==> run a <==
// color_centroid
module color_centroid
  (
    input         clk,
    input         rst,           
    input  [2:0]  rgbfilter,     
    input         new_frame_i,   
    output [14:0] orig_addr,
    input  [11:0] orig_pxl,
    output        proc_we,
    output [14:0] proc_addr,
    output [11:0] proc_pxl,
    output [7:0]  centroid,
    output        new_centroid,
    output [2:0]  proximity
  );
  localparam c_img_cols      = 160;
  localparam c_img_rows      = 120;
  localparam c_img_pxls      = c_img_cols * c_img_rows;
  localparam c_nb_img_cols   = 8;
  localparam c_nb_img_rows   = 7;
  localparam c_nb_img_pxls   = 15;
  localparam c_outframe_cols = 16;
  localparam c_outframe_rows = 8;
  localparam c_inframe_cols  = c_img_cols-2*c_outframe_cols;  
  localparam c_inframe_rows  = c_img_rows-2*c_outframe_rows;  
  localparam c_inframe_pxls  = c_inframe_cols * c_inframe_rows;  
  localparam c_nb_inframe_pxls = 14;
  localparam c_hist_bins     = 8;
  localparam c_nb_hist_bins  = 3;
  localparam c_nb_hist_val   = 11;
  localparam c_nb_centroid   = 8;
  localparam c_nb_prox       = 3;
  localparam c_nb_buf_red    = 4;
  localparam c_nb_buf_green  = 4;
  localparam c_nb_buf_blue   = 4;
  localparam c_nb_buf        = 12;
  wire [c_nb_hist_val-1:0] colorpxls_bin0;
  wire [c_nb_hist_val-1:0] colorpxls_bin7;
  wire [c_nb_inframe_pxls-1:0] colorpxls;
  wire [c_nb_inframe_pxls-2:0] colorpxls_left;
  wire [c_nb_inframe_pxls-2:0] colorpxls_rght;
  wire [c_nb_inframe_pxls-2:0] colorpxls_bin012;
  wire [c_nb_inframe_pxls-2:0] colorpxls_bin567;
  wire [c_nb_inframe_pxls-2:0] colorpxls_bin01;
  wire [c_nb_inframe_pxls-2:0] colorpxls_bin67;
  wire new_frame_proc;
  color_proc
    #(
      .c_img_cols     (c_img_cols),
      .c_img_rows     (c_img_rows),
      .c_img_pxls     (c_img_pxls),
      .c_nb_cols      (c_nb_img_cols),
      .c_nb_rows      (c_nb_img_rows),
      .c_nb_img_pxls  (c_nb_img_pxls),
      .c_outframe_cols(c_outframe_cols),
      .c_outframe_rows(c_outframe_rows),
      .c_inframe_cols (c_inframe_cols),
  ...
make LEC_CHECK=0 CAP_MARGIN=20 CELL_PAD_IN_SITES_DETAIL_PLACEMENT=1 CELL_PAD_IN_SITES_GLOBAL_PLACEMENT=1 CORE_ASPECT_RATIO=0.68 CORE_MARGIN=7 CORE_UTILIZATION=45 MIN_ROUTING_LAYER=met1 SLEW_MARGIN=40 finish   # period 3.12 ns
run.sh (not shown) runs the stock make flow with config.mk's settings and CLKGATE_MAP_FILE=.
==> run b (differences from run a) <==
CELL_PAD_IN_SITES_DETAIL_PLACEMENT = not set   (was 1)
CELL_PAD_IN_SITES_GLOBAL_PLACEMENT = not set   (was 1)
CORE_ASPECT_RATIO = not set   (was 0.68)
CORE_MARGIN = 2   (was 7)
CORE_UTILIZATION = 54   (was 45)
MIN_ROUTING_LAYER = not set   (was met1)
SLEW_MARGIN = 35   (was 40)
==> flow/constraint.sdc (replaced) <==
create_clock -name core_clock -period 10.0 [get_ports {clk}]
set_input_delay 2.0000 -clock core_clock [delete_from_list [all_inputs] [get_ports {clk}]]
set_output_delay 2.0000 -clock core_clock [all_outputs]
set_load 0.01 [all_outputs]
==> results.cfg <==
; generated from flow reports
[outcome]
status = timing/DRC/antenna clean

[floorplanning]
coreArea_um2 = 38600
die_h_um = 201

[sta]
period_needed_ns = 4.94
rsz0062_at_grt = no

[setup_path]
worst_ep_arrival_time_ns = 5.46
start_kind = input pin

[global_routing]
grt_max_degree = 173
met3_usage_pct = 3.42
The numbers above come from run b.

==> results.cfg <==
; generated from flow reports
[outcome]
status = finished with violations
so.violations = setup timing

[floorplanning]
coreArea_um2 = 46200
die_h_um = 192

[sta]
period_needed_ns = 3.83
setup_viol_count_final = 8
rsz0062_at_grt = yes
setup_ws_ns = -0.710

[synth]
synth_flop_count = 395

[global_routing]
met3_usage_pct = 3.72
grt_max_degree = 135

[cells_and_area]
mi_logic_area_um2 = 10700

[setup_path]
start_kind = flop
worst_ep_arrival_time_ns = 4.24
The numbers above come from run a.


==> job 5090 <==
Starting RTL as in the previous note.
clock: 2.97 ns
lec_check: 0
abc_area: 1
cap_margin: 0
core_margin: 2
core_utilization: 72
cts_cluster_diameter: 309
hold_slack_margin: -0.09
place_density: 0.63
setup_slack_margin: -0.2
slew_margin: 20
==> job 6677 (differences from job 5090) <==
==> flow/config.mk (replaced) <==
export PLATFORM = sky130hd
export DESIGN_NAME = color_centroid
export DESIGN_NICKNAME = color_centroid
export VERILOG_FILES = /design/flow/design.v
export SDC_FILE = /design/flow/constraint.sdc
export NUM_CORES = 4
export LEC_CHECK = 0
export CAP_MARGIN = 20
export CORE_MARGIN = 2
export CORE_UTILIZATION = 40
export SLEW_MARGIN = 20
==> flow/constraint.sdc (replaced) <==
create_clock -name core_clock -period 9.44 [get_ports {clk}]
set_input_delay 1.8880 -clock core_clock [delete_from_list [all_inputs] [get_ports {clk}]]
set_output_delay 1.8880 -clock core_clock [all_outputs]
set_load 0.01 [all_outputs]
==> job 5885 (differences from job 5090) <==
==> flow/config.mk (replaced) <==
export PLATFORM = sky130hd
export DESIGN_NAME = color_centroid
export DESIGN_NICKNAME = color_centroid
export VERILOG_FILES = /design/flow/design.v
export SDC_FILE = /design/flow/constraint.sdc
export NUM_CORES = 4
export LEC_CHECK = 0
export ABC_AREA = 0
export CAP_MARGIN = 20
export CORE_ASPECT_RATIO = 1.04
export CORE_MARGIN = 2
export CORE_UTILIZATION = 72
export MIN_ROUTING_LAYER = met1
export PLACE_DENSITY = 0.76
export SETUP_SLACK_MARGIN = 0.86
export SLEW_MARGIN = 40
==> flow/constraint.sdc (replaced) <==
create_clock -name core_clock -period 2.95 [get_ports {clk}]
set_input_delay 0.5900 -clock core_clock [delete_from_list [all_inputs] [get_ports {clk}]]
set_output_delay 0.5900 -clock core_clock [all_outputs]
set_load 0.01 [all_outputs]
==> results <==
- In job 6677 the wire length is lower than in job 5090, by 20%.
- Against job 6677, the global-route usage of job 5090 is higher by 21 points.
- Critical path depth: job 5090 is higher than job 6677 (2).
- Of job 6677 and job 5090, job 6677 has the higher setup slack (gap 4700 ps).
- Against job 5090, the synthesized cell count of job 5885 is lower by about 22%.
- In flip-flop count, job 6677 and job 5090 do not differ.
- Against job 5090, the register-to-register slack of job 6677 is higher by 4700 ps.
- The clock power of job 5090 is 3.1 times that of job 6677.
- Against job 6677, the combinational power of job 5090 is lower by about 16%.
- Job 5885 died in clock tree synthesis, error DPL-0033. Job 6677 finished clean. Job 5090 finished but fails on setup timing.
- The highest die area belongs to job 6677, the lowest to job 5885.
==> figures <==
metric	job 5885	job 6677	job 5090
Run status	did not finish	timing/DRC/antenna clean	complete, but fails checks
Stage where the flow stopped	clock tree synthesis	-	-
Layout check failures	-	-	setup timing
CTS tree	-	done	done
Synthesis area per yosys	0.0210 mm²	0.0210 mm²	0.0219 mm²
Total gr overflow	-	0	0
Min-Delay Startpoint	-	color_filter.proc_we_rg1	color_filter.proc_we_rg1
Maximum fanout count along the critical path	-	23	8
Slowest CP cell	-	sky130_fd_sc_hd__or2_1	sky130_fd_sc_hd__dfrtp_1
Iteration count of the initial detailed-routing pass	-	5	6
Core occupancy in the finished layout	-	46.4%	87.6%
Critical Path RT	-	9900 ps	3390 ps
Routed wire length	-	49900 µm	62600 µm
Post-route cell area	-	0.0240 mm²	0.0261 mm²
Maximum vdd ir drop	-	0.000147 V	0.000600 V
Setup repair after global routing missed its margin	-	false	true
Mux share of post-synthesis cell area	4.85%	4.85%	0.0914%
Via-per-instance ratio	-	5.36	6.13
Via count of the first global-routing pass	-	15700	20700
Root buffer selected by CTS	-	sky130_fd_sc_hd__clkbuf_16	sky130_fd_sc_hd__clkbuf_16
Fa+ha+maj area frac	9.52%	9.52%	9.13%
Final critical-path required period	-	5060 ps	3240 ps
Cell internal power dissipation	-	3.15 mW	9.23 mW

==> indigo: inputs <==
Starting RTL as in the previous note.
make LEC_CHECK=0 ABC_AREA=1 CAP_MARGIN=20 CORE_ASPECT_RATIO=1.04 CORE_MARGIN=2 CORE_UTILIZATION=72 CTS_CLUSTER_SIZE=15 HOLD_SLACK_MARGIN=-0.05 MIN_ROUTING_LAYER=met1 PLACE_DENSITY=0.73 SETUP_SLACK_MARGIN=0.84 SLEW_MARGIN=40 finish   # period 3.03 ns
==> inputs of nickel, as changes to indigo <==
Settings changed: ABC_AREA 1 to not set, CORE_ASPECT_RATIO 1.04 to not set, CORE_UTILIZATION 72 to 70, CTS_CLUSTER_DIAMETER set to 31, CTS_CLUSTER_SIZE 15 to not set, HOLD_SLACK_MARGIN -0.05 to not set, MIN_ROUTING_LAYER met1 to not set, PLACE_DENSITY 0.73 to not set, SETUP_SLACK_MARGIN 0.84 to 1.65, SLEW_MARGIN 40 to 20.
==> flow/constraint.sdc (replaced) <==
create_clock -name core_clock -period 6.18 [get_ports {clk}]
set_input_delay 1.2360 -clock core_clock [delete_from_list [all_inputs] [get_ports {clk}]]
set_output_delay 1.2360 -clock core_clock [all_outputs]
set_load 0.01 [all_outputs]
==> inputs of xenon, as changes to indigo <==
Settings changed: CORE_ASPECT_RATIO 1.04 to not set, CORE_UTILIZATION 72 to 70, CTS_CLUSTER_DIAMETER set to 232, CTS_CLUSTER_SIZE 15 to not set, HOLD_SLACK_MARGIN -0.05 to not set, MIN_ROUTING_LAYER met1 to not set, PLACE_DENSITY 0.73 to not set, SETUP_SLACK_MARGIN 0.84 to not set, SLEW_MARGIN 40 to 20.
==> flow/constraint.sdc (replaced) <==
create_clock -name core_clock -period 5.17 [get_ports {clk}]
set_input_delay 1.0340 -clock core_clock [delete_from_list [all_inputs] [get_ports {clk}]]
set_output_delay 1.0340 -clock core_clock [all_outputs]
set_load 0.01 [all_outputs]
==> inputs of raven, as changes to indigo <==
Settings changed: ABC_AREA 1 to 0, CTS_CLUSTER_SIZE 15 to 35, HOLD_SLACK_MARGIN -0.05 to 0.3, PLACE_DENSITY 0.73 to 0.76, SETUP_SLACK_MARGIN 0.84 to -0.29.
==> flow/constraint.sdc (replaced) <==
create_clock -name core_clock -period 2.95 [get_ports {clk}]
set_input_delay 0.5900 -clock core_clock [delete_from_list [all_inputs] [get_ports {clk}]]
set_output_delay 0.5900 -clock core_clock [all_outputs]
set_load 0.01 [all_outputs]
==> impl_metrics.tcl <==
# collected from the flow reports
set metrics [dict create \
    floorplan.core_util_pct 71.1 \
    yosysUniqueCellTypes 93 \
    placed_area_sq_um 22000 \
    syn_nets 2328 \
    dieArea_sq_um 31400 \
    syn_inst 2155 \
    cts_max_level 3 \
    synthAdderAreaFrac_pct 9.52 \
    most_common_cell "dfrtp_1" \
    cts_buffers 78 \
    area_leaders "dfrtp_1, ha_1, nand2_1" \
    post_cts_buffers 0 \
    dieWidth_um 177 \
    core-area_sq_um 29600 \
    synth_stat.cells 2155 \
    status "timing/DRC/antenna clean" \
]
-- figures above: nickel

==> impl_metrics.tcl <==
# collected from the flow reports
set metrics [dict create \
    placed_area_sq_um 23000 \
    core-area_sq_um 30700 \
    cts_buffers 42 \
    status "timing/DRC/antenna clean" \
    cts_max_level 2 \
    synthAdderAreaFrac_pct 9.13 \
    synth_stat.cells 2750 \
    syn_inst 2750 \
    dieWidth_um 181 \
    post_cts_buffers 0 \
    most_common_cell "nand2_1" \
]
-- figures above: xenon

==> impl_metrics.tcl <==
# collected from the flow reports
set metrics [dict create \
    status "finished with violations" \
    so.violations "negative setup slack" \
    setup_violations 25 \
    floorplan.core_util_pct 73.4 \
    post_cts_buffers 6 \
    synth_stat.cells 2155 \
    most_common_cell "dfrtp_1" \
    synthAdderAreaFrac_pct 9.52 \
    syn_nets 2328 \
    area_leaders "dfrtp_1, ha_1, nand2_1" \
    placed_area_sq_um 23500 \
    cts_max_level 2 \
    setup_ws_ps -882 \
]
-- figures above: raven

==> impl_metrics.tcl <==
# flow metrics
set metrics [dict create \
    cts_max_level 2 \
    floorplan.core_util_pct 72.6 \
    dieWidth_um 175 \
    numPortBuffers 72 \
    status "stopped before the end" \
    syn_nets 2923 \
    area_leaders "dfrtp_1, nand2_1, ha_1" \
    synth_area_leader_cell "dfrtp_1" \
    lastStage "5_1_grt" \
    most_common_cell "nand2_1" \
    cts-root-buf "clkbuf_16" \
    first-error "[ERROR DPL-0038] Utilization greater than 100%, impossible to legalize" \
    ys_sh_xor_pct 1.80 \
    syn_inst 2750 \
    dpl.hpwl_um 42600 \
    yosysUniqueCellTypes 60 \
    cts_buffers 42 \
    post_cts_buffers 122 \
    dieArea_sq_um 31800 \
]
-- figures above: indigo

Power and IR drop assume default switching activity.
